Setup of try-delta:
## conv_top
module conv_top (
   input  logic         clk,
   input  logic         rst,
   input  logic [511:0] image,
   input  logic [71:0]  kernel,
   output logic [287:0] conv_out,
   output logic         layer_done_out
);
clock: 5.96 ns
lec_check: 0
cap_margin: 20
core_margin: 2
core_utilization: 72
cts_cluster_diameter: 230
max_routing_layer: met4
place_density_lb_addon: 0.0
setup_slack_margin: 1.74
slew_margin: 20
tns_end_percent: 5
run.sh (not shown) runs the stock make flow with config.mk's settings and CLKGATE_MAP_FILE=.
What ended try-delta was a tool error in 5_1_grt; the run never finished.
Edits applied to the flow inputs when going from try-delta to try-tundra:
- a deleted MAX_ROUTING_LAYER that had been met4
- a deleted PLACE_DENSITY_LB_ADDON that had been 0.0
- a deleted SETUP_SLACK_MARGIN that had been 1.74
- a change of CORE_UTILIZATION from 72 to 40
- a deleted TNS_END_PERCENT that had been 5
- a deleted CTS_CLUSTER_DIAMETER that had been 230
- an added PLACE_DENSITY of 0.6
- a change of the clock period (ns, I/O delays scaled along) from 5.96 to 11.0
==> results <==
- try-tundra completed; timing, DRC and antenna clean
- try-tundra vs try-delta — placeable core region rose 68000 um2.
- In the metrics for try-delta and try-tundra, the one carrying the lower total of cells resized after clock tree synthesis is try-tundra.
- On xor/xnor share of the synthesized area, try-delta tracks try-tundra almost exactly.
- Chip height went up by more than a quarter going from try-delta to try-tundra.
- Die boundary width grows by more than a quarter when moving from try-delta to try-tundra.
- Measured against try-delta, the total die size of try-tundra comes out at 1.8 times the reference value.
- From try-delta to try-tundra, count of buffers from port buffering did not move at all.
- try-tundra vs try-delta, number of levels the H-tree was split into went up by 1.
- Placed instance count for try-tundra: 1.7% up relative to try-delta
--- input diff try-tundra..try-quartz ---
- CORE_UTILIZATION now 33, was 40
- the clock period (ns, I/O delays scaled along) now 10.4, was 11.0
--- outcome ---
try-quartz against try-tundra: number of nets at the end of the flow +155, peak per-stage delay on the critical path +0.08 ns, via count +460. Relative to try-tundra, initial antenna violation count has decreased by 6 in try-quartz. Cmp try-quartz and try-tundra / worst slew margin relative to its limit / higher: try-tundra.
Setup changes, try-quartz to try-umber
- removing PLACE_DENSITY (formerly 0.6)
- changing CORE_UTILIZATION from 33 to 58
- setting SETUP_SLACK_MARGIN to 1.0 for the first time
- changing the clock period (ns, I/O delays scaled along) from 10.4 to 6.62
### Flow results
First-pass GRT wire length in try-umber vs try-quartz: up 23000 um
Compared with try-quartz, try-umber shows a higher final design utilization.
try-umber completed end to end; final checks failed (setup timing).
Between try-quartz and try-umber, the flow reports via count of the first global-routing pass increasing by more than 10%.
Area: try-umber vs try-quartz -> try-umber larger
Cmp try-quartz and try-umber / post-layout minimum cycle time / higher: try-quartz
> inputs changed (try-umber -> try-lagoon)
- setting TNS_END_PERCENT to 25 for the first time
- changing CORE_UTILIZATION from 58 to 66
- changing SETUP_SLACK_MARGIN from 1.0 to -0.79
- setting MIN_ROUTING_LAYER to met2 for the first time
- setting CTS_CLUSTER_DIAMETER to 216 for the first time
- setting PLACE_DENSITY_LB_ADDON to 0.29 for the first time
- setting CORE_ASPECT_RATIO to 1.87 for the first time
- setting CTS_CLUSTER_SIZE to 50 for the first time
- setting HOLD_SLACK_MARGIN to 0.29 for the first time
- changing the clock period (ns, I/O delays scaled along) from 6.62 to 11.0
--- outcome ---
- try-lagoon terminated abnormally: 5_1_grt reported GRT-0116.
- The synthesized-area fraction occupied by adder cells of try-lagoon and that of try-umber are within noise of each other.
- Taking try-umber as the reference, in try-lagoon number of placement rows picked up an extra 34; H-tree depth lost 1; cell count after placement lost 638.
- Compared with try-umber, try-lagoon shows a fraction of the core area occupied by cells at floorplan that is 7.9 points higher.
- [compare] base=try-umber new=try-lagoon: area of placed instances shows a reduction of 6.7%; die area shows a reduction of 13000 um2; number of nets in the synthesized netlist shows no meaningful change; instance count of the mapped netlist shows no meaningful change.

* * *

Starting RTL as in the previous note.
Settings: LEC_CHECK=0, CAP_MARGIN=20, CELL_PAD_IN_SITES_DETAIL_PLACEMENT=0, CORE_ASPECT_RATIO=1.29, CORE_MARGIN=2, CORE_UTILIZATION=70, CTS_CLUSTER_SIZE=59, GPL_ROUTABILITY_DRIVEN=1, MAX_ROUTING_LAYER=met4, SETUP_SLACK_MARGIN=0.27, SLEW_MARGIN=20, TNS_END_PERCENT=85; clock period 9.84 ns.
The first run died in global routing on GRT-0232.
==> next run, changes <==
- CORE_UTILIZATION: 70 -> 58
- TNS_END_PERCENT: 85 -> 5
- clock period: 9.84 -> 5.84 ns (I/O delays scaled with it)
Result: With this change the flow finished but failed the layout checks on max-capacitance violations, max-slew violations, negative setup slack. Synthesized cell count is unchanged. Die area climbs by 20%. Synthesized area stays the same.
==> next run, changes <==
- CORE_ASPECT_RATIO: 1.29 -> 0.63
- CORE_UTILIZATION: 58 -> 57
- MAX_ROUTING_LAYER: met4 -> met5
- SETUP_SLACK_MARGIN: 0.27 -> 1.1
With this change the flow completed, yet does not pass: negative setup slack.
Wire length went down by 20%.
Worst setup slack improves by 0.042 ns.
==> next run, changes <==
- CELL_PAD_IN_SITES_DETAIL_PLACEMENT: 0 -> unset
- CORE_ASPECT_RATIO: 0.63 -> unset
- CORE_UTILIZATION: 57 -> 72
- CTS_CLUSTER_DIAMETER: unset -> 230
- CTS_CLUSTER_SIZE: 59 -> 100
- GPL_ROUTABILITY_DRIVEN: 1 -> unset
- MAX_ROUTING_LAYER: met5 -> met4
- PLACE_DENSITY: unset -> 0.35
- SETUP_SLACK_MARGIN: 1.1 -> 1.74
- clock period: 5.84 -> 5.96 ns (I/O delays scaled with it)
- The changed run stopped in global routing
- area after synthesis stays the same
- die area went down by about 20%
- synthesized cell count is unchanged

* * *

Starting RTL as in the previous note.
// conv_top
module conv_top (
   input  logic         clk,
   input  logic         rst,
   input  logic [511:0] image,
   input  logic [71:0]  kernel,
   output logic [287:0] conv_out,
   output logic         layer_done_out
);
logic [0:7][0:7][7:0] image_a;
logic [0:2][0:2][7:0] kernel_a;
logic [0:5][0:5][7:0] conv_out_a;
always_comb begin
   for (int r=0; r<8; r++)
      for (int c=0; c<8; c++)
         image_a[r][c] = image[(r*8+c)*8 +: 8];
   for (int i=0; i<3; i++)
      for (int j=0; j<3; j++)
         kernel_a[i][j] = kernel[(i*3+j)*8 +: 8];
   for (int r=0; r<6; r++)
      for (int c=0; c<6; c++)
         conv_out[(r*6+c)*8 +: 8] = conv_out_a[r][c];
end
conv_layer #(
   .KERNEL_SIZE (3),
   .IMGCOL      (8),
   .IMGROW      (8),
   .DATA_WIDTH  (8),
   .KDATA_WIDTH (8),
   .ACTIVATION  ("RELU")
) u_conv_layer (
   .clk            (clk),
   .rst            (rst),
   .image          (image_a),
  ...
export LEC_CHECK = 0
export CAP_MARGIN = 5
export CORE_MARGIN = 2
export CORE_UTILIZATION = 72
export CTS_CLUSTER_DIAMETER = 363
export CTS_CLUSTER_SIZE = 97
export PLACE_DENSITY = 0.38
export SETUP_SLACK_MARGIN = -0.52
export SLEW_MARGIN = 20
export TNS_END_PERCENT = 10
create_clock -name core_clock -period 5.31 [get_ports {clk}]
The starting point ended with an error in global routing (5_1_grt).
Edit:
==> flow/config.mk (replaced) <==
export PLATFORM = sky130hd
export DESIGN_NAME = conv_top
export DESIGN_NICKNAME = conv_top
export VERILOG_FILES = /design/flow/design.v
export SDC_FILE = /design/flow/constraint.sdc
export NUM_CORES = 4
export LEC_CHECK = 0
export CAP_MARGIN = 20
export CORE_MARGIN = 2
export CORE_UTILIZATION = 58
export SLEW_MARGIN = 20
==> flow/constraint.sdc (replaced) <==
create_clock -name core_clock -period 5.8 [get_ports {clk}]
set_input_delay 1.1600 -clock core_clock [delete_from_list [all_inputs] [get_ports {clk}]]
set_output_delay 1.1600 -clock core_clock [all_outputs]
set_load 0.01 [all_outputs]
=> The new run completed, yet does not pass: setup timing; area after synthesis stays the same; die size went up by 24%; synthesized cell count does not change.
Edit:
--- a/flow/config.mk
+++ b/flow/config.mk
@@ -9,3 +9,4 @@
 export CORE_MARGIN = 2
-export CORE_UTILIZATION = 58
+export CORE_UTILIZATION = 40
+export PLACE_DENSITY = 0.6
 export SLEW_MARGIN = 20
==> flow/constraint.sdc (replaced) <==
create_clock -name core_clock -period 10.4 [get_ports {clk}]
set_input_delay 2.0800 -clock core_clock [delete_from_list [all_inputs] [get_ports {clk}]]
set_output_delay 2.0800 -clock core_clock [all_outputs]
set_load 0.01 [all_outputs]
After rerunning: The changed run completed with no timing, DRC or antenna violations; register-to-register slack gets better by 4.7 ns; worst setup slack gets better by 4.7 ns; via count came out lower by 18%.
Edit:
--- a/flow/config.mk
+++ b/flow/config.mk
@@ -9,4 +9,4 @@
 export CORE_MARGIN = 2
-export CORE_UTILIZATION = 40
-export PLACE_DENSITY = 0.6
-export SLEW_MARGIN = 20
+export CORE_UTILIZATION = 58
+export SETUP_SLACK_MARGIN = 0.33
+export SLEW_MARGIN = 35
==> flow/constraint.sdc (replaced) <==
create_clock -name core_clock -period 5.81 [get_ports {clk}]
set_input_delay 1.1620 -clock core_clock [delete_from_list [all_inputs] [get_ports {clk}]]
set_output_delay 1.1620 -clock core_clock [all_outputs]
set_load 0.01 [all_outputs]
=> With this change the flow completed and failed the layout checks on setup timing. Count of clock-buffer cells in the layout fell by 8. Sequential share of layout area came out lower by 1.7 points. Routed wire length grows by about a fifth. Design area goes up by roughly a tenth. Worst setup slack got worse by 4.5 ns. Critical path depth shrinks by 1. Global-route usage went up by 18 points. Die size went down by a quarter to a third.
